==> flow/design.v <==
module AHB_Master_ALU_REG_pipelined (
    input wire        HCLK,        
    input wire        HRESETn,     
    output reg [31:0] HADDR,       
    output reg [2:0] HBURST,         
    output reg [2:0]  HSIZE,       
    output reg [1:0]  HTRANS,      
    output reg [31:0] HWDATA,      
    output reg        HWRITE,      
    input wire [31:0] HRDATA,      
    input wire        HREADY,      
    input wire        HRESP,
    input wire [63:0] cpu_inst
);
    wire [31:0] ReadData1, ReadData2;
    wire [31:0] ALUResult;
    reg RegWrite;
    reg [31:0] WriteData;
    reg type_data ;
    reg ALU_REG;
    reg write_read;
    reg [7:0] burst_length;
    reg [2:0] ReadReg1_ADDR;  
    reg [2:0] ReadReg2_ADDR;   
    reg [2:0] WriteReg_ADDR;   
    reg [2:0] AlU_OP;
    reg [2:0] WriteReg_ADDR2;
    reg [31:0] HWDATA_t;
    reg [31:0] HADDR_delay;
ALU alu(
    .A(ReadData1),
    .B(ReadData2),
    .AlU_OP(AlU_OP),
    .Result(ALUResult)
);
RegisterFile rf(
    .clk(HCLK),
    .rst_n(HRESETn),
    .ReadReg1_ADDR(ReadReg1_ADDR),
    .ReadReg2_ADDR(ReadReg2_ADDR),
    .WriteReg_ADDR(WriteReg_ADDR2),
    .WriteData(WriteData),
    .RegWrite(RegWrite),
    .ReadData1(ReadData1),
    .ReadData2(ReadData2)
);
localparam      IDLE         = 2'b00,
                BUSY     = 2'b01,
                NONSEQ   = 2'b10,
                SEQ      = 2'b11;
reg [9:0] burst_counter;
reg work;
always @(posedge HCLK or negedge HRESETn) begin
    if (!HRESETn)
        HADDR_delay <= 32'b0;
    else
        HADDR_delay <= cpu_inst [63:32];
end
always @(posedge HCLK or negedge HRESETn) begin
    if (!HRESETn)
    begin   
        HTRANS <= IDLE;   
        HADDR <= 32'b0;
        HBURST <= 3'b0;
        HSIZE <= 3'b0;
        HWDATA <= 32'b0;
        HWRITE <= 1'b0;
        RegWrite <= 1'b0;
        WriteData <= 32'b0;
        type_data <= 1'b0;
        ALU_REG <= 1'b0;
        write_read <= 1'b0;
        burst_length <= 8'b0;
        ReadReg1_ADDR <= 3'b0;
        ReadReg2_ADDR <= 3'b0;
        WriteReg_ADDR <= 3'b0;
        AlU_OP <= 3'b0;
        WriteReg_ADDR2 <= 3'b0;
        HWDATA_t <= 32'b0;
        burst_counter <= 10'b0;
        work <= 1'b0;
    end
    else
begin
        RegWrite <= 0;
        case (HTRANS)
            IDLE:begin
                if (type_data == 1)
                begin
                    if(ALU_REG)
                        begin
                            if(write_read)
                            begin
                                WriteData   <= ALUResult;
                                RegWrite    <= 1;
                            end                           
                             else
                            begin
                                HWDATA_t      <= ALUResult;
                                RegWrite    <= 0;
                            end                        end
                        else
                        begin
                            if (HWRITE)
                            begin
                                WriteData   <= HRDATA;
                                RegWrite    <= 1;
                            end
                            else
                            begin
                                HWDATA_t      <= ReadData1;
                                RegWrite    <= 0;
                            end
                        end
                        type_data <= 1;
                end
                type_data <= 1;
                HADDR <= HADDR_delay;
                HSIZE <= cpu_inst[6:4];  
                HWRITE <= cpu_inst[0];   
                HBURST <= cpu_inst[3:1];
                work <= cpu_inst[7];
                write_read <= cpu_inst [31];
                ALU_REG <= cpu_inst [18];
                burst_length <= cpu_inst[15:8];
                ReadReg1_ADDR <= cpu_inst[21:19]; 
                ReadReg2_ADDR <=  cpu_inst[24:22]; 
                WriteReg_ADDR <=  cpu_inst[27:25]; 
                WriteReg_ADDR2 <= WriteReg_ADDR;
                HWDATA <= HWDATA_t;
                AlU_OP <= cpu_inst [30:28];
                if (HREADY && work) begin
                    HTRANS <= NONSEQ;
                    burst_counter <= 0;        
                end
            end 
            BUSY:begin
                work <= cpu_inst[7];
                if (work) begin
                    HTRANS <= IDLE; 
                end
            end
            NONSEQ:begin
                type_data <= 1;
                HADDR <= HADDR_delay;
                HSIZE <= cpu_inst[6:4];  
                HWRITE <= cpu_inst[0];   
                HBURST <= cpu_inst[3:1];
                work <= cpu_inst[7];
                write_read <= cpu_inst [31];
                ALU_REG <= cpu_inst [18];
                burst_length <= cpu_inst[15:8];
                ReadReg1_ADDR <= cpu_inst[21:19]; 
                ReadReg2_ADDR <=  cpu_inst[24:22]; 
                WriteReg_ADDR <=  cpu_inst[27:25]; 
                WriteReg_ADDR2 <= WriteReg_ADDR;
                HWDATA <= HWDATA_t;
                AlU_OP <= cpu_inst [30:28];
                if(ALU_REG)
                        begin
                            if(write_read)
                            begin
                                WriteData   <= ALUResult;
                                RegWrite    <= 1;
                            end
                            else
                            begin
                                HWDATA_t      <= ALUResult;
                                RegWrite    <= 0;
                            end
                        end
                        else
                        begin
                            if (HWRITE)
                            begin
                                WriteData   <= HRDATA;
                                RegWrite    <= 1;
                            end
                            else
                            begin
                                HWDATA_t      <= ReadData1;
                                RegWrite    <= 0;
                            end
                        end
                if (HREADY) begin
                    if (!work)
                    HTRANS <= BUSY;
                    else if (HBURST) begin
                        type_data <= 1;
                        burst_counter <= burst_counter + 1;
                        HTRANS <= SEQ;
                    end else begin
                        type_data <= 1;
                        HTRANS <= IDLE;
                    end
                end
            end  
            SEQ:begin
                HWDATA <= HWDATA_t;
                ReadReg1_ADDR <= ReadReg1_ADDR +1;
                WriteReg_ADDR <=  WriteReg_ADDR;
                WriteReg_ADDR2 <= WriteReg_ADDR;
                RegWrite    <= 0;
                if (HREADY) begin
                    if(ALU_REG)
                        begin
                            if(write_read)
                            begin
                                WriteData   <= ALUResult;
                                RegWrite    <= 1;
                            end
                            else
                            begin
                                HWDATA_t      <= ALUResult;
                                RegWrite    <= 0;
                            end                        end
                        else
                        begin
                            if (HWRITE)
                            begin
                                WriteData   <= HRDATA;
                                RegWrite    <= 1;
                            end
                            else
                            begin
                                HWDATA_t      <= ReadData1;
                                RegWrite    <= 0;
                            end
                        end
                    HADDR <= HADDR + (4 << HSIZE); 
                        burst_counter <= burst_counter + 1;
                    if (!work)
                    HTRANS <= BUSY;
                    else if(HBURST == 3'b001 && burst_counter * HSIZE < 8'b11111111 && burst_counter < burst_length-1)
                    HTRANS <= SEQ;
                        else begin
                        HTRANS <= IDLE;
                    end
                end  
            end
            default:HTRANS <= IDLE;
        endcase
    end
end
endmodule
module ALU(
    input [31:0] A,    
    input [31:0] B,       
    input [2:0] AlU_OP,   
    output reg [31:0] Result 
);
    always @(*) begin
        case (AlU_OP)
            3'b000: Result = A + B;     
            3'b001: Result = A - B;     
            3'b010: Result = A & B;     
            3'b011: Result = A | B;     
            3'b100: Result = A ^ B;     
            3'b101: Result = ~A;        
            3'b110: Result = A << 1;    
            3'b111: Result = A >> 1;    
            default: Result = 8'b0;
        endcase
    end
endmodule
module RegisterFile(
    input clk,
    input rst_n,
    input [2:0] ReadReg1_ADDR,
    input [2:0] ReadReg2_ADDR,
    input [2:0] WriteReg_ADDR,
    input [31:0] WriteData,
    input RegWrite,
    output [31:0] ReadData1,
    output [31:0] ReadData2
);
    reg [31:0] registers [7:0]; 
    assign ReadData1 = registers[ReadReg1_ADDR];
    assign ReadData2 = registers[ReadReg2_ADDR];
    integer i;
    always @(posedge clk or negedge rst_n) begin
        if (!rst_n) begin
            for (i = 0; i < 8; i = i + 1)
                registers[i] <= 32'b0;
        end
        else if (RegWrite) begin
            registers[WriteReg_ADDR] <= WriteData;
        end
    end
endmodule
==> flow/run.sh <==
#!/bin/bash
# the make line also repeats each setting of config.mk as NAME=value (left out here)
make -C /OpenROAD-flow-scripts/flow DESIGN_CONFIG=/design/flow/config.mk WORK_HOME=/design/flow/orfs CLKGATE_MAP_FILE= finish
==> flow/config.mk <==
export PLATFORM = sky130hd
export DESIGN_NAME = AHB_Master_ALU_REG_pipelined
export DESIGN_NICKNAME = AHB_Master_ALU_REG_pipelined
export VERILOG_FILES = /design/flow/design.v
export SDC_FILE = /design/flow/constraint.sdc
export NUM_CORES = 4
export LEC_CHECK = 0
export CAP_MARGIN = 5
export CORE_MARGIN = 2
export CORE_UTILIZATION = 72
export CTS_CLUSTER_DIAMETER = 27
export CTS_CLUSTER_SIZE = 35
export HOLD_SLACK_MARGIN = -0.06
export MAX_ROUTING_LAYER = met4
export PLACE_DENSITY = 0.66
export SETUP_SLACK_MARGIN = 1.14
export SLEW_MARGIN = 20
==> flow/constraint.sdc <==
create_clock -name core_clock -period 4.49 [get_ports {HCLK}]
set_input_delay 0.8980 -clock core_clock [delete_from_list [all_inputs] [get_ports {HCLK}]]
set_output_delay 0.8980 -clock core_clock [all_outputs]
set_load 0.01 [all_outputs]
==> Slide: Implementation Results, run 1 <==
Key Metrics from the Run

Run status
  • Status: did not finish
  • Stop stage: clock tree synthesis
  • First Err: [ERROR DPL-0033] detailed placement checks failed during check placement.

Floorplan
  • Row count: 73
  • Die Span Y: 203 um
  • Core utilization at floorplan: 0.725
  • DIE AREA: 0.0413 mm^2
  • CORE AREA: between 0.03 and 0.04 mm^2
  • I/O pin cnt: 173
  • Chip width: 203 um

Logic synthesis
  • Multiplexer share: 0.173
  • # Cells Yosys: 2864
  • Top cells by area: dfrtp_1 41%, mux2_2 14%, ha_1 6.2%
  • Syn Area/Cell: 9.99 um^2
  • Mapped Cells: 2864
  • Distinct lib cells used: 98
  • Yosys stat chip area: approximately 0.029 mm^2
  • Simple share: 0.112
  • Post-synth top cells: 463 x dfrtp_1, 345 x mux2_2, 274 x nand2_1, 216 x nor2_1, 163 x a21oi_1
  • XORs/XNORs by Area: 0.0224
  • Max-area cell share: 0.405
  • Fraction of registers with async set/reset: 1.00
  • Synth top cell by count: dfrtp_1
  • Synth flops: 463
  • Floorplan Nets: around 3100
  • Warnings from Yosys: 4
  • Mapped cell area: 0.0286 mm^2
  • Post-synth seq share: 0.405
  • Aoi/oai-family share of the synthesized area: 0.171
  • Post-synth top area cell: dfrtp_1
  • Synth logic family: multiplexers
  • EDFF count, synth: 0
  • Synth Area in Adders: 0.0691
  • Most used flip-flop cell: dfrtp_1

Place
  • Placed cell count: about 3700
  • Hpwl dp: approximately 68000 um
  • Area after DPL: roughly 0.033 mm^2
  • Gpl congestion: ~1.0
  • IO Port Bufs: 169
[stage by stage]
step | TNS (ns) | setup WS, ns | hold slack, ns
after detailed placement | -11.22 | -0.540 | 0.433
after global placement | -8.60 | -0.469 | 0.419
after floorplan | 0 | 0.0896 | 0.414
==> run 2, diff against run 1 <==
- CAP_MARGIN: 5 -> 0
- CTS_CLUSTER_DIAMETER: 27 -> 28
- CTS_CLUSTER_SIZE: 35 -> 36
- GPL_ROUTABILITY_DRIVEN: unset -> 1
- HOLD_SLACK_MARGIN: -0.06 -> unset
- MAX_ROUTING_LAYER: met4 -> unset
- PLACE_DENSITY: 0.66 -> unset
- SETUP_SLACK_MARGIN: 1.14 -> unset
- SLEW_MARGIN: 20 -> 35
- clock period: 4.49 -> 4.85 ns (I/O delays scaled with it)
==> Slide: Implementation Results, run 2 <==
Key Metrics from the Run

Floorplan
  • Core utilization at floorplan: 0.725 (unchanged)
  • Row count: 73 (unchanged)
  • Die Span Y: 203 um (unchanged)
  • Chip width: 203 um (unchanged)
  • I/O pin cnt: 173 (unchanged)
  • CORE AREA: 0.0395 mm^2 (unchanged)
  • DIE AREA: 0.0413 mm^2 (unchanged)

Logic synthesis
  • Mapped Cells: 2864 (unchanged)
  • XORs/XNORs by Area: 0.0224 (unchanged)
  • Simple share: 0.112 (unchanged)
  • Yosys stat chip area: 0.0286 mm^2 (unchanged)
  • Distinct lib cells used: 98 (unchanged)
  • Warnings from Yosys: 4 (unchanged)
  • Synth top cell by count: dfrtp_1
  • Aoi/oai-family share of the synthesized area: 0.171 (unchanged)
  • Fraction of registers with async set/reset: 1.00 (unchanged)
  • Post-synth seq share: 0.405 (unchanged)
  • Synth logic family: multiplexers
  • Floorplan Nets: 3116 (unchanged)
  • Post-synth top area cell: dfrtp_1
  • Synth flops: 463 (unchanged)
  • Post-synth top cells: 463 x dfrtp_1, 345 x mux2_2, 274 x nand2_1, 216 x nor2_1, 163 x a21oi_1
  • Multiplexer share: 0.173 (unchanged)
  • Most used flip-flop cell: dfrtp_1
  • EDFF count, synth: 0 (unchanged)
  • Synth Area in Adders: 0.0691 (unchanged)
  • Top cells by area: dfrtp_1 41%, mux2_2 14%, ha_1 6.2%
  • Mapped cell area: 0.0286 mm^2 (unchanged)
  • Syn Area/Cell: 9.99 um^2 (unchanged)
  • # Cells Yosys: 2864 (unchanged)
  • Max-area cell share: 0.405 (unchanged)

GRT
  • Grt ovf: 113
  • GRT Total Usage: 0.768

Place
  • IO Port Bufs: 169 (unchanged)
  • Area after DPL: 0.0327 mm^2 (-0.91%)
  • Hpwl dp: 66600 um (-1.5%)
  • Placed cell count: 3683 (-0.19%)
  • Gpl congestion: 1.00 (-0.75%)

Run status
  • Stop stage: global routing
  • Status: did not finish
  • First Err: [ERROR GRT-0116] Global routing finished with congestion. Check the congestion regions in the DRC Viewer.

CTS
  • Clock sink count: ~460
  • Clk root buf: clkbuf_16
  • H-tree levels: 3
  • TritonCTS Buffers: 100
  • CTS max path bufs: 3
==> run 2: repair_timing <==
| item | in CTS |
|---|---|
| hold endpoints to repair | 0 |
| gates cloned | 1 |
| pin swaps | 43 |
| resized | 114 |
| setup endpoints to repair | 45 |
| setup buffers | 26 |
| hold buffers | 0 |
==> run 2: metrics by stage <==
stage | setup slack [ns] | util | hold slack (ns) | setup TNS [ns]
3_5_place_dp | -0.544 | 0.828 | 0.438 | -7.49
3_3_place_gp | -0.482 | 0.828 | 0.419 | -5.73
2_1_floorplan | 0.0233 | - | 0.414 | 0
4_1_cts | -0.167 | 0.939 | 0.450 | -1.25
==> run 2: layer usage <==
layer  GRT overflow  global-route usage
met1              1               0.771
met2             65               0.929
met3              1               0.626
met4             45               0.755
met5              1               0.271
==> run 3, diff against run 2 <==
- ABC_AREA: unset -> 1
- CAP_MARGIN: 0 -> 20
- CORE_UTILIZATION: 72 -> 71
- CTS_CLUSTER_DIAMETER: 28 -> 347
- CTS_CLUSTER_SIZE: 36 -> 17
- GPL_ROUTABILITY_DRIVEN: 1 -> unset
- HOLD_SLACK_MARGIN: unset -> -0.1
- MAX_ROUTING_LAYER: unset -> met4
- PLACE_DENSITY_LB_ADDON: unset -> 0.27
- SLEW_MARGIN: 35 -> 20
- clock period: 4.85 -> 4.73 ns (I/O delays scaled with it)
==> Slide: Implementation Results, run 3 <==
Flow Results at a Glance

Final timing
  • Setup Viol. Count Final: 2
  • Worst Tran Pin Value: 0.933 ns
  • Achievable Freq: 209 MHz
  • Final min period: 4.79 ns
  • RSZ-0062 raised after global routing: true
  • Final WS setup: -0.0557 ns
  • Final TNS setup: -0.101 ns
  • Final slew viol count: 0
  • Final hold vios: 0
  • Clock skew: 0.0304 ns
  • Period utilization: 1.01
  • Worst rel slew slack: 0.377

Logic synthesis
  • Synth flops: 463 (unchanged)
  • Yosys stat chip area: 0.0282 mm^2 (-1.3%)
  • Fraction of registers with async set/reset: 1.00 (unchanged)
  • Synth top cell by count: nand2_1
  • Mapped cell area: 0.0282 mm^2 (-1.3%)
  • Warnings from Yosys: 4 (unchanged)
  • Post-synth seq share: 0.410 (+0.00530)
  • Distinct lib cells used: 53 (-46%)
  • Syn Area/Cell: 7.50 um^2 (-25%)
  • # Cells Yosys: 3763 (+31%)
  • XORs/XNORs by Area: 0.0192 (-0.00312)
  • Aoi/oai-family share of the synthesized area: 0.187 (+0.0168)
  • Synth Area in Adders: 0.0700 (+0.000904)
  • Simple share: 0.228 (+0.116)
  • Post-synth top cells: 946 x nand2_1, 526 x o21ai_0, 463 x dfrtp_1, 407 x inv_1, 276 x nor2_1
  • EDFF count, synth: 0 (unchanged)
  • Mapped Cells: 3763 (+31%)
  • Synth logic family: simple AND/OR/NAND/NOR gates
  • Max-area cell share: 0.410 (+0.00530)
  • Floorplan Nets: 4015 (+29%)
  • Post-synth top area cell: dfrtp_1
  • Multiplexer share: 0 (-0.173)
  • Most used flip-flop cell: dfrtp_1
  • Top cells by area: dfrtp_1 41%, nand2_1 13%, o21ai_0 9.3%

Route
  • Vias per inst: 6.72
  • DRT iter0 DRCs: 5606
  • Drt wl/cell: between 20 and 25 um
  • Routed wire length: 104000 um
  • DRC errors left: 0
  • Top Layer Used: met4
  • Met2 routed WL: 44200 um
  • Vias: 30800
  • Metal-1 WL: 36700 um
  • Number of detailed-route iterations in the first pass: 14
  • Remaining antenna violation count after routing: 0
  • WL met3: 15900 um

Run status
  • Status: complete, but fails checks
  • SO Viols: setup timing

GRT
  • GRT Total Usage: 0.491
  • Largest net degree at the start of global routing: 90
  • Grt ovf: 0
  • Initial antenna violation count: 1
  • Vias in the first global route: approximately 29000
  • First-pass GRT wire length: 155000 um

Hold path
  • Hold Crit Class: in2async

Floorplan
  • Chip width: 203 um (about the same)
  • Row count: 73 (unchanged)
  • Die Span Y: 203 um (about the same)
  • DIE AREA: 0.0414 mm^2 (about the same)
  • I/O pin cnt: 173 (unchanged)
  • Core utilization at floorplan: 0.715 (-0.00935)
  • CORE AREA: 0.0395 mm^2 (unchanged)

CTS
  • Clk root buf: clkbuf_16
  • H-tree levels: 1 (-2)
  • Insertion Delay late pin: 0.64 ns
  • Hold buffer count at CTS: 0 (unchanged)
  • CTS tree: built
  • Clock sink count: 463 (unchanged)
  • TritonCTS Buffers: 31 (-69%)
  • CTS max path bufs: 3 (unchanged)
  • Clock slew at reported path FFs: 0.08 ns

Critical path
  • Reg2reg end: WriteData[31]
  • Worst Setup Path Type: reg2reg
  • Critical path's slowest cell: dfrtp_2
  • Top cell by count, worst path: nand2_1
  • Crit path to: WriteData[31]
  • Startpoint types: flop
  • WP data required: ~5.3 ns
  • Worst Setup End Kind: flop
  • Crit path from: ReadReg2_ADDR[2]
  • RR Startpoint: ReadReg2_ADDR[2]
  • Worst path arrival time: between 5 and 6 ns
  • Critical Path Fanout Max: 14
  • Delay-heaviest family, CP: simple AND/OR/NAND/NOR gates
  • Cell count along the critical path: 33
  • R2r worst-path depth: 33
  • R2R Setup Slk: -0.06 ns
  • CP bufs+invs: 9
  • Slowest stage delay, CP: 0.44 ns

Flow run
  • Tool warnings: 79
  • Max_cap viols: 0

Layout
  • P&R area growth vs syn: 19.7%
  • Util after Layout: 0.857
  • Nets: 4312
  • Number of fill cells: roughly 2300

Place
  • Place WS: -0.0316 ns (+0.512 ns)
  • IO Port Bufs: 169 (unchanged)
  • Hpwl dp: 67800 um (+1.8%)
  • Gpl congestion: 1.09 (+8.8%)
-- run 3: final cells by class --
type	instances	area, um^2	area share
Clock inverter	2	36.3	0.00107
Sequential cell	463	11600	0.343
Timing Repair Buffer	455	4240	0.126
Inverter	420	1590	0.0472
Multi-Input combinational cell	2689	14900	0.441
Antenna cell	1	2.50	0.0000740
Clock buffer	33	783	0.0232
Tap cell	525	657	0.0194
-- run 3: routing by layer --
metal  track usage  vias up
met4         0.231        0
met1         0.626    14200
met5             -        -
met2         0.723     2784
li1              -    13100
met3         0.145      790
-- run 3: what timing repair did --
item / in CTS / in global routing
buffers inserted: 8 / 34
gates resized: 9 / 190
cloned: 1 / 3
setup endpoints to repair: 6 / 42
pin swaps: 1 / 95
-- run 3: metrics by stage --
step / hold slack, ns / instances / instance area [um^2]
after floorplan: 0.425 / 3763 / 28200
final: 0.299 / 4588 / 33800
after global routing: 0.367 / 4588 / 33800
after CTS: 0.342 / 4551 / 32800
after global placement: 0.430 / 4507 / 31800
after detailed placement: 0.441 / 4507 / 31800
==> run 4, diff against run 3 <==
- ABC_AREA: 1 -> unset
- CORE_UTILIZATION: 71 -> 68
- CTS_CLUSTER_DIAMETER: 347 -> unset
- CTS_CLUSTER_SIZE: 17 -> 44
- GPL_ROUTABILITY_DRIVEN: unset -> 1
- HOLD_SLACK_MARGIN: -0.1 -> -0.08
- MAX_ROUTING_LAYER: met4 -> unset
- PLACE_DENSITY: unset -> 0.62
- PLACE_DENSITY_LB_ADDON: 0.27 -> unset
- SETUP_SLACK_MARGIN: unset -> 1.4
- SLEW_MARGIN: 20 -> 10
- TNS_END_PERCENT: unset -> 5
- clock period: 4.73 -> 4.85 ns (I/O delays scaled with it)
==> Slide: Implementation Results, run 4 <==
Flow Results at a Glance

Logic synthesis
  • Yosys stat chip area: 0.0286 mm^2 (+1.3%)
  • Simple share: 0.112 (-0.116)
  • XORs/XNORs by Area: 0.0224 (+0.00312)
  • Distinct lib cells used: 98 (+85%)
  • Mapped Cells: 2864 (-24%)
  • Post-synth top area cell: dfrtp_1
  • Post-synth seq share: 0.405 (-0.00530)
  • Post-synth top cells: 463 x dfrtp_1, 345 x mux2_2, 274 x nand2_1, 216 x nor2_1, 163 x a21oi_1
  • Syn Area/Cell: 9.99 um^2 (+33%)
  • Floorplan Nets: 3116 (-22%)
  • Warnings from Yosys: 4 (unchanged)
  • Synth flops: 463 (unchanged)
  • Aoi/oai-family share of the synthesized area: 0.171 (-0.0168)
  • Multiplexer share: 0.173 (+0.173)
  • Top cells by area: dfrtp_1 41%, mux2_2 14%, ha_1 6.2%
  • Mapped cell area: 0.0286 mm^2 (+1.3%)
  • Fraction of registers with async set/reset: 1.00 (unchanged)
  • Max-area cell share: 0.405 (-0.00530)
  • # Cells Yosys: 2864 (-24%)
  • Synth Area in Adders: 0.0691 (-0.000904)
  • EDFF count, synth: 0 (unchanged)
  • Synth top cell by count: dfrtp_1
  • Synth logic family: multiplexers
  • Most used flip-flop cell: dfrtp_1

Route
  • Vias per inst: 6.74 (+0.29%)
  • Vias: 25300 (-18%)
  • Remaining antenna violation count after routing: 0 (unchanged)
  • Routed wire length: 93200 um (-10%)
  • Number of detailed-route iterations in the first pass: 9 (-5)
  • Ant diodes: 0 (-1)
  • DRT iter0 DRCs: 2967 (-47%)
  • Drt wl/cell: 24.8 um (+9.5%)
  • DRC errors left: 0 (unchanged)

CTS
  • TritonCTS Buffers: 50 (+61%)
  • Clk root buf: clkbuf_16
  • Insertion Delay late pin: 0.64 ns (about the same)
  • Clock slew at reported path FFs: 0.06 ns (-0.02 ns)
  • Hold buffer count at CTS: 0 (unchanged)
  • H-tree levels: 2 (+1)
  • CTS tree: built
  • CTS max path bufs: 3 (unchanged)
  • Clock sink count: 463 (unchanged)

Critical path
  • Reg2reg end: WriteData[31]
  • R2r worst-path depth: 20 (-39%)
  • Top cell by count, worst path: nand4_1
  • Worst path arrival time: 5.57 ns (+0.21 ns)
  • Critical-path cell list: buf_12, buf_8, mux2_4, a222oi_1, o2bb2ai_2, o2111ai_4, nor4_4, buf_4, nor2_4, xnor2_2, ha_1, nand4_1, inv_1, o211ai_1, o21ba_4, or4_4, a211o_1, nand4_1, nor3b_4, a21oi_1
  • RR Startpoint: ReadReg2_ADDR[0]
  • Critical path's slowest cell: or4_4
  • R2R Setup Slk: -0.24 ns (-0.18 ns)
  • Crit path to: WriteData[31]
  • Worst Setup Path Type: reg2reg
  • Cell count along the critical path: 20 (-39%)
  • Critical Path Fanout Max: 8 (-6)
  • Crit path from: ReadReg2_ADDR[0]
  • Delay-heaviest family, CP: AND-OR/OR-AND gates
  • Startpoint types: flop
  • CP bufs+invs: 4 (-5)
  • WP data required: 5.33 ns (+0.03 ns)
  • Worst Setup End Kind: flop
  • Slowest stage delay, CP: 0.53 ns (+0.09 ns)

Hold path
  • Worst hold start: HADDR_delay[0]
  • Hold depth: 2
  • Hold EP: HADDR[0]
  • Hold Crit Class: reg2reg

Layout
  • Post-route cell area: 0.0348 mm^2 (+3.0%)
  • Number of fill cells: 2440 (+8.4%)
  • P&R area growth vs syn: 21.7%
  • Util after Layout: 0.834 (-0.0229)
  • Nets: 3430 (-20%)

Run status
  • SO Viols: setup timing
  • Status: complete, but fails checks

Final timing
  • Setup Viol. Count Final: 20 (+18)
  • Final hold vios: 0 (unchanged)
  • Final TNS setup: -2.03 ns (-1.93 ns)
  • Period utilization: 1.05 (+0.0372)
  • Worst Tran Pin Value: 1.10 ns (+0.165 ns)
  • Clock skew: 0.0432 ns (+0.0129 ns)
  • Final min period: 5.09 ns (+0.302 ns)
  • Worst rel slew slack: 0.267 (-0.110)
  • Final slew viol count: 0 (unchanged)
  • RSZ-0062 raised after global routing: true
  • Final WS setup: -0.237 ns (-0.182 ns)
  • Achievable Freq: 197 MHz (-5.9%)

Floorplan
  • Core utilization at floorplan: 0.685 (-0.0306)
  • DIE AREA: 0.0437 mm^2 (+5.7%)
  • CORE AREA: 0.0418 mm^2 (+5.8%)
  • Chip width: 209 um (+2.8%)
  • Die Span Y: 209 um (+2.8%)
  • Row count: 75 (+2.7%)
  • I/O pin cnt: 173 (unchanged)

GRT
  • Initial antenna violation count: 0 (-1)
  • Grt ovf: 0 (unchanged)
  • GRT Total Usage: 0.425 (-0.0661)
  • Vias in the first global route: 26100 (-9.8%)
  • First-pass GRT wire length: 144000 um (-6.7%)
  • Largest net degree at the start of global routing: 119 (+32%)

Flow run
  • Max_cap viols: 0 (unchanged)
  • Tool warnings: 85 (+7.6%)

Place
  • Hpwl dp: 61500 um (-9.3%)
  • Area after DPL: 0.0324 mm^2 (+1.7%)
  • IO Port Bufs: 169 (unchanged)
  • Gpl congestion: 0.997 (-8.7%)
-- run 4: area by class of cell --
class / count / area, um^2 / share of cell area
repair buffers: 454 / 4070 / 0.117
inverters: 131 / 493 / 0.0142
clock buffers: 76 / 1510 / 0.0434
well taps: 539 / 674 / 0.0194
flip-flops and latches: 463 / 11600 / 0.333
multi-input cells: 2078 / 16300 / 0.468
clock inverters: 16 / 178 / 0.00510
-- run 4: per-stage QoR --
step                      worst slack, ns  cells  hold slack (ns)
after floorplan                     0.428   2864            0.414
after global placement            -0.0960   3639            0.419
after detailed placement           -0.214   3639            0.434
after CTS                         -0.0511   3751            0.450
after global routing               -0.368   3757            0.466
final                              -0.237   3757            0.447
-- run 4: routing by layer --
metal	global-route usage	routed length, um	vias up	share of wire
met2	0.677	42400	1595	0.45
met5	0	0	-	0
li1	-	-	11000	-
met4	0.319	7940	0	0.085
met1	0.513	33700	12300	0.36
met3	0.0849	9220	433	0.099
-- run 4: repair_timing --
item                       in CTS  in global routing
setup endpoints to repair      75                 89
resized                        64                 94
pin swaps                      58                 56
buffers inserted               20                  6
==> run 5, diff against run 4 <==
- ABC_AREA: unset -> 1
- CORE_UTILIZATION: 68 -> 69
- CTS_CLUSTER_DIAMETER: unset -> 290
- CTS_CLUSTER_SIZE: 44 -> 34
- HOLD_SLACK_MARGIN: -0.08 -> unset
- MAX_ROUTING_LAYER: unset -> met4
- PLACE_DENSITY: 0.62 -> unset
- PLACE_DENSITY_LB_ADDON: unset -> 0.06
- SETUP_SLACK_MARGIN: 1.4 -> 0.47
- TNS_END_PERCENT: 5 -> 95
- clock period: 4.85 -> 1.59 ns (I/O delays scaled with it)
==> Slide: Implementation Results, run 5 <==
Key Metrics from the Run

Logic synthesis
  • Top cells by area: dfrtp_1 41%, nand2_1 13%, o21ai_0 9.3%
  • Post-synth seq share: 0.410 (+0.00530)
  • Aoi/oai-family share of the synthesized area: 0.187 (+0.0168)
  • Syn Area/Cell: 7.50 um^2 (-25%)
  • EDFF count, synth: 0 (unchanged)
  • Floorplan Nets: 4015 (+29%)
  • Fraction of registers with async set/reset: 1.00 (unchanged)
  • Yosys stat chip area: 0.0282 mm^2 (-1.3%)
  • Mapped cell area: 0.0282 mm^2 (-1.3%)
  • Warnings from Yosys: 4 (unchanged)
  • Synth flops: 463 (unchanged)
  • Simple share: 0.228 (+0.116)
  • Synth Area in Adders: 0.0700 (+0.000904)
  • Post-synth top area cell: dfrtp_1
  • Post-synth top cells: 946 x nand2_1, 526 x o21ai_0, 463 x dfrtp_1, 407 x inv_1, 276 x nor2_1
  • Synth top cell by count: nand2_1
  • Max-area cell share: 0.410 (+0.00530)
  • Synth logic family: simple AND/OR/NAND/NOR gates
  • # Cells Yosys: 3763 (+31%)
  • Most used flip-flop cell: dfrtp_1
  • Multiplexer share: 0 (-0.173)
  • Mapped Cells: 3763 (+31%)
  • Distinct lib cells used: 53 (-46%)
  • XORs/XNORs by Area: 0.0192 (-0.00312)

Floorplan
  • Chip width: 206 um (-1.3%)
  • I/O pin cnt: 173 (unchanged)
  • Core utilization at floorplan: 0.695 (+0.00966)
  • Die Span Y: 206 um (-1.3%)
  • DIE AREA: 0.0425 mm^2 (-2.7%)
  • Row count: 74 (-1.3%)
  • CORE AREA: 0.0406 mm^2 (-2.7%)

Run status
  • Stop stage: global routing
  • Status: did not finish
  • First Err: [ERROR GRT-0116] Global routing finished with congestion. Check the congestion regions in the DRC Viewer.

Place
  • Hpwl dp: 87300 um (+42%)
  • Place WS: -2.96 ns (-2.75 ns)
  • IO Port Bufs: 169 (unchanged)
  • Gpl congestion: 1.24 (+24%)

GRT
  • GRT Total Usage: 0.970
  • Grt ovf: 1395

CTS
  • CTS max path bufs: 3 (unchanged)
  • H-tree levels: 1 (-1)
  • Clk root buf: clkbuf_16
  • TritonCTS Buffers: 17 (-66%)
  • Clock sink count: 463 (unchanged)
run 5: timing repair:
item,in CTS
gates cloned,3
setup buffers,81
hold endpoints to repair,156
setup endpoints to repair,504
pin swaps,136
hold buffers,1
resized,414
run 5: routing by layer:
layer,GRT usage,overflow
met5,-,-
met3,0.868,147
met2,1.08,799
met4,1.01,357
met1,0.930,92
run 5: metrics by stage:
stage | instances | hold WS [ns] | instance area, um^2
2_1_floorplan | 3763 | 0.0224 | 29100
3_3_place_gp | 5063 | 0.155 | 36700
3_5_place_dp | 5063 | 0.156 | 36700
4_1_cts | 5170 | 0.121 | 39300
==> run 6, diff against run 5 <==
- ABC_AREA: 1 -> unset
- CAP_MARGIN: 20 -> 25
- CELL_PAD_IN_SITES_DETAIL_PLACEMENT: unset -> 1
- CORE_UTILIZATION: 69 -> 40
- CTS_CLUSTER_DIAMETER: 290 -> unset
- CTS_CLUSTER_SIZE: 34 -> 32
- GPL_ROUTABILITY_DRIVEN: 1 -> unset
- GPL_TIMING_DRIVEN: unset -> 0
- MAX_ROUTING_LAYER: met4 -> unset
- MIN_ROUTING_LAYER: unset -> met2
- PLACE_DENSITY: unset -> 0.6
- PLACE_DENSITY_LB_ADDON: 0.06 -> unset
- SETUP_SLACK_MARGIN: 0.47 -> unset
- SLEW_MARGIN: 10 -> 30
- TNS_END_PERCENT: 95 -> unset
- clock period: 1.59 -> 6.0 ns (I/O delays scaled with it)
==> Slide: Implementation Results, run 6 <==
Flow Results at a Glance

CTS
  • H-tree levels: 2 (+1)
  • Hold buffer count at CTS: 0 (-1)
  • TritonCTS Buffers: 55 (+38)
  • CTS tree: built
  • CTS max path bufs: 3 (unchanged)
  • Clock slew at reported path FFs: approximately 0.060 ns
  • Clock sink count: 463 (unchanged)
  • Insertion Delay late pin: 0.70 ns
  • Clk root buf: clkbuf_16

Route
  • DRT iter0 DRCs: 8521
  • Vias: about 35000
  • Number of detailed-route iterations in the first pass: 17
  • Drt wl/cell: 33.8 um
  • Routed wire length: 140000 um
  • Remaining antenna violation count after routing: 0
  • Vias per inst: 8.51
  • DRC errors left: 0

Critical path
  • Critical-path cell list: ha_1, ha_2, clkbuf_4, clkbuf_4, a221oi_1, a21oi_4, inv_2, ha_1, fa_2, nor2b_2, o21a_1, o21ai_1, a2111oi_2, buf_4, nor2_1, or3_1, o2111ai_1, mux2i_1, o211a_1, o21ai_1
  • Worst Setup Path Type: reg2reg
  • Reg2reg end: HWDATA_t[24]
  • CP bufs+invs: 4
  • WP data required: 6.54 ns
  • Cell count along the critical path: 20
  • R2r worst-path depth: 20
  • Worst Setup End Kind: flop
  • Critical Path Fanout Max: 10
  • Delay-heaviest family, CP: AND-OR/OR-AND gates
  • Critical path's slowest cell: ha_2
  • R2R Setup Slk: -0.13 ns
  • Slowest stage delay, CP: 0.44 ns
  • Startpoint types: flop
  • Crit path from: ReadReg1_ADDR[1]
  • Crit path to: HWDATA_t[24]
  • Worst path arrival time: approximately 6.7 ns
  • RR Startpoint: ReadReg1_ADDR[1]

Logic synthesis
  • Floorplan Nets: 3116 (-22%)
  • Max-area cell share: 0.405 (-0.00530)
  • Mapped Cells: 2864 (-24%)
  • Mapped cell area: 0.0286 mm^2 (+1.3%)
  • Top cells by area: dfrtp_1 41%, mux2_2 14%, ha_1 6.2%
  • Multiplexer share: 0.173 (+0.173)
  • XORs/XNORs by Area: 0.0224 (+0.00312)
  • Fraction of registers with async set/reset: 1.00 (unchanged)
  • Syn Area/Cell: 9.99 um^2 (+33%)
  • Post-synth top area cell: dfrtp_1
  • Synth top cell by count: dfrtp_1
  • Aoi/oai-family share of the synthesized area: 0.171 (-0.0168)
  • Post-synth seq share: 0.405 (-0.00530)
  • Most used flip-flop cell: dfrtp_1
  • Synth Area in Adders: 0.0691 (-0.000904)
  • Warnings from Yosys: 4 (unchanged)
  • Distinct lib cells used: 98 (+85%)
  • # Cells Yosys: 2864 (-24%)
  • Yosys stat chip area: 0.0286 mm^2 (+1.3%)
  • Synth flops: 463 (unchanged)
  • Post-synth top cells: 463 x dfrtp_1, 345 x mux2_2, 274 x nand2_1, 216 x nor2_1, 163 x a21oi_1
  • Synth logic family: multiplexers
  • EDFF count, synth: 0 (unchanged)
  • Simple share: 0.112 (-0.116)

Floorplan
  • Row count: 98 (+32%)
  • Core utilization at floorplan: 0.402 (-0.292)
  • DIE AREA: 0.0737 mm^2 (+73%)
  • Die Span Y: 271 um (+32%)
  • I/O pin cnt: 173 (unchanged)
  • Chip width: 271 um (+32%)
  • CORE AREA: 0.0711 mm^2 (+75%)

Run status
  • Status: complete, but fails checks
  • SO Viols: setup timing

Layout
  • Nets: 3377
  • Number of fill cells: 7836
  • Comb area: between 0.015 and 0.02 mm^2
  • Post-route cell area: 0.0348 mm^2
  • Reg area: 0.0116 mm^2
  • P&R area growth vs syn: 21.7%
  • Util after Layout: 0.489

Hold path
  • Hold Crit Class: in2async

Final timing
  • Period utilization: 1.02
  • Worst rel slew slack: 0.208
  • Clock skew: 0.0516 ns
  • Setup Viol. Count Final: 9
  • WHS: 0.374 ns
  • Final min period: 6.13 ns
  • Final slew viol count: 0
  • Final hold vios: 0
  • Worst Tran Pin Value: 1.17 ns
  • Achievable Freq: about 160 MHz
  • Final WS setup: -0.128 ns

GRT
  • GRT Total Usage: 0.555
  • Vias in the first global route: 40000
  • Largest net degree at the start of global routing: 84
  • Initial antenna violation count: 3
  • First-pass GRT wire length: roughly 200000 um
  • Grt ovf: 0

Flow run
  • Tool warnings: 81
  • Max_cap viols: 0

Place
  • Gpl congestion: 1.04 (-16%)
  • IO Port Bufs: 169 (unchanged)
  • Hpwl dp: 99200 um (+14%)
  • Area after DPL: 0.0319 mm^2 (-13%)
-- run 6: timing repair --
| action | 4_1_cts | 5_1_grt |
|---|---|---|
| pin swaps | 11 | 13 |
| buffers inserted | 14 | 11 |
| setup endpoints to repair | 64 | 44 |
| gates resized | 76 | 115 |
-- run 6: cell type report --
| type | count | area share |
|---|---|---|
| multi-input combinational | 2078 | 0.470 |
| sequential | 463 | 0.333 |
| timing repair buffer | 210 | 0.0634 |
| clock buffer | 81 | 0.0452 |
| tap | 950 | 0.0342 |
| buffer | 186 | 0.0300 |
| inverter | 131 | 0.0142 |
| clock inverter | 19 | 0.00899 |
| antenna | 10 | 0.000719 |
-- run 6: metal layers --
metal | share of wire | up-vias | track usage
met3 | 0.39 | 1723 | 0.691
met1 | 0 | 11500 | -
met2 | 0.45 | 11000 | 0.640
met5 | 0.019 | - | 0.322
met4 | 0.14 | 91 | 0.199
li1 | - | 10800 | -
-- run 6: metrics by stage --
step	TNS [ns]	setup slack, ns	std cells
CTS	-0.0916	-0.0481	4110
finish	-0.665	-0.128	4128
floorplan	0	0.956	2864
global route	-0.316	-0.0726	4118
global placement	-8021.86	-17.16	3983
detailed placement	-110.22	-2.69	3998
==> run 7, diff against run 6 <==
- CAP_MARGIN: 25 -> 20
- CELL_PAD_IN_SITES_DETAIL_PLACEMENT: 1 -> unset
- CORE_UTILIZATION: 40 -> 10
- CTS_CLUSTER_SIZE: 32 -> unset
- GPL_TIMING_DRIVEN: 0 -> unset
- MIN_ROUTING_LAYER: met2 -> unset
- SLEW_MARGIN: 30 -> 20
- clock period: 6.0 -> 6.19 ns (I/O delays scaled with it)
==> Slide: Implementation Results, run 7 <==
Flow Results at a Glance

Critical path
  • Crit path to: HWDATA_t[23]
  • R2r worst-path depth: 21 (+5.0%)
  • Reg2reg end: HWDATA_t[23]
  • Worst Setup End Kind: flop
  • Critical-path cell list: or3_1, buf_4, o2bb2ai_1, inv_2, nor4_4, nand2_2, nor2_4, buf_4, nand2_1, o31ai_1, xnor2_1, ha_1, a21o_1, a21o_1, a21oi_1, o31ai_1, a21oi_1, mux2_2, o311ai_0, buf_4, a21oi_1
  • CP bufs+invs: 4 (unchanged)
  • Slowest stage delay, CP: 0.68 ns (+0.24 ns)
  • Worst Setup Path Type: reg2reg
  • Startpoint types: flop
  • R2R Setup Slk: 0.29 ns (+0.42 ns)
  • Cell count along the critical path: 21 (+5.0%)
  • RR Startpoint: ReadReg2_ADDR[1]
  • Worst path arrival time: 6.43 ns (-0.23 ns)
  • WP data required: 6.73 ns (+0.19 ns)
  • Delay-heaviest family, CP: AND-OR/OR-AND gates
  • Critical Path Fanout Max: 19 (+9)
  • Critical path's slowest cell: or3_1
  • Crit path from: ReadReg2_ADDR[1]

Final timing
  • Final TNS setup: 0 ns (+0.665 ns)
  • RSZ-0062 raised after global routing: false
  • Setup Viol. Count Final: 0 (-9)
  • Final WS setup: 0.290 ns (+0.418 ns)
  • Worst rel slew slack: 0.238 (+0.0306)
  • Final slew viol count: 0 (unchanged)
  • Achievable Freq: 169 MHz (+3.9%)
  • Final hold vios: 0 (unchanged)
  • Period utilization: 0.953 (-0.0681)
  • Clock skew: 0.0501 ns (-0.00147 ns)
  • Final min period: 5.90 ns (-0.228 ns)
  • Worst Tran Pin Value: 1.14 ns (-0.0304 ns)

Logic synthesis
  • Syn Area/Cell: 9.99 um^2 (unchanged)
  • Mapped cell area: 0.0286 mm^2 (unchanged)
  • Aoi/oai-family share of the synthesized area: 0.171 (unchanged)
  • Synth logic family: multiplexers
  • Most used flip-flop cell: dfrtp_1
  • Post-synth seq share: 0.405 (unchanged)
  • Distinct lib cells used: 98 (unchanged)
  • Post-synth top area cell: dfrtp_1
  • Yosys stat chip area: 0.0286 mm^2 (unchanged)
  • Synth Area in Adders: 0.0691 (unchanged)
  • Top cells by area: dfrtp_1 41%, mux2_2 14%, ha_1 6.2%
  • # Cells Yosys: 2864 (unchanged)
  • Post-synth top cells: 463 x dfrtp_1, 345 x mux2_2, 274 x nand2_1, 216 x nor2_1, 163 x a21oi_1
  • Fraction of registers with async set/reset: 1.00 (unchanged)
  • Floorplan Nets: 3116 (unchanged)
  • Warnings from Yosys: 4 (unchanged)
  • Simple share: 0.112 (unchanged)
  • EDFF count, synth: 0 (unchanged)
  • Synth top cell by count: dfrtp_1
  • Max-area cell share: 0.405 (unchanged)
  • Synth flops: 463 (unchanged)
  • Multiplexer share: 0.173 (unchanged)
  • Mapped Cells: 2864 (unchanged)
  • XORs/XNORs by Area: 0.0224 (unchanged)

CTS
  • Clock sink count: 463 (unchanged)
  • H-tree levels: 2 (unchanged)
  • Post-CTS Resized: 0 (-100%)
  • Clock slew at reported path FFs: 0.06 ns (about the same)
  • Hold buffer count at CTS: 0 (unchanged)
  • Clk root buf: clkbuf_16
  • CTS max path bufs: 3 (unchanged)
  • CTS tree: built
  • Setup repair bufs after CTS: 0 (-14)
  • TritonCTS Buffers: 54 (-1.8%)
  • Insertion Delay late pin: 0.68 ns (-0.02 ns)

GRT
  • Grt ovf: 0 (unchanged)
  • Largest net degree at the start of global routing: 141 (+68%)
  • Vias in the first global route: 24200 (-40%)
  • First-pass GRT wire length: 151000 um (-24%)
  • Initial antenna violation count: 6 (+3)
  • GRT Total Usage: 0.0666 (-0.488)

Run status
  • Status: finished clean

Route
  • Remaining antenna violation count after routing: 0 (unchanged)
  • DRT iter0 DRCs: 2408 (-72%)
  • Routed wire length: 100000 um (-28%)
  • Vias per inst: 3.47 (-59%)
  • Drt wl/cell: 14.7 um (-57%)
  • DRC errors left: 0 (unchanged)
  • Number of detailed-route iterations in the first pass: 7 (-10)
  • Vias: 23700 (-32%)

Place
  • IO Port Bufs: 169 (unchanged)
  • Hpwl dp: 69300 um (-30%)
  • Gpl congestion: 0.884 (-15%)
  • Placed cell count: 6726 (+68%)
  • Place WS: 0.353 ns (+3.05 ns)

Floorplan
  • Core utilization at floorplan: 0.100 (-0.302)
  • Chip width: 539 um (+99%)
  • CORE AREA: 0.285 mm^2 (+300%)
  • Die Span Y: 539 um (+99%)
  • I/O pin cnt: 173 (unchanged)
  • DIE AREA: 0.290 mm^2 (+290%)
  • Row count: 196 (+100%)

Flow run
  • Max_cap viols: 0 (unchanged)
  • Tool warnings: 84 (+3.7%)

Layout
  • Reg area: 0.0116 mm^2 (about the same)
  • P&R area growth vs syn: 29.6%
  • Util after Layout: 0.130 (-0.359)
  • Comb area: 0.0157 mm^2 (-3.9%)
  • Number of fill cells: 32000 (+310%)
  • Finished Layout Cells: 6829 (+65%)
  • Nets: 3273 (-3.1%)

Hold path
  • Hold Crit Class: reg2reg
  • Worst hold start: HADDR_delay[1]
  • Hold EP: HADDR[1]
  • Hold depth: 2
## run 7: per-stage QoR
| step | hold WS (ns) | instance area [um^2] |
|---|---|---|
| after CTS | 0.450 | 37000 |
| after floorplan | 0.414 | 28600 |
| after global placement | 0.437 | 35200 |
| after global routing | 0.475 | 37100 |
| after detailed placement | 0.429 | 35200 |
| final | 0.457 | 37100 |
## run 7: cell type report
type                       instances  area share
inverter                         131      0.0133
antenna                            1   0.0000675
clock buffer                      81      0.0430
multi-input combinational       2078       0.424
timing repair buffer             293      0.0726
tap                             3762       0.127
sequential                       463       0.313
clock inverter                    20     0.00689
## run 7: routing by layer
| metal | track usage | part of all wire |
|---|---|---|
| met3 | 0.0164 | 0.077 |
| met5 | 0 | 0.00068 |
| met2 | 0.110 | 0.46 |
| met4 | 0.0238 | 0.034 |
| met1 | 0.0836 | 0.42 |
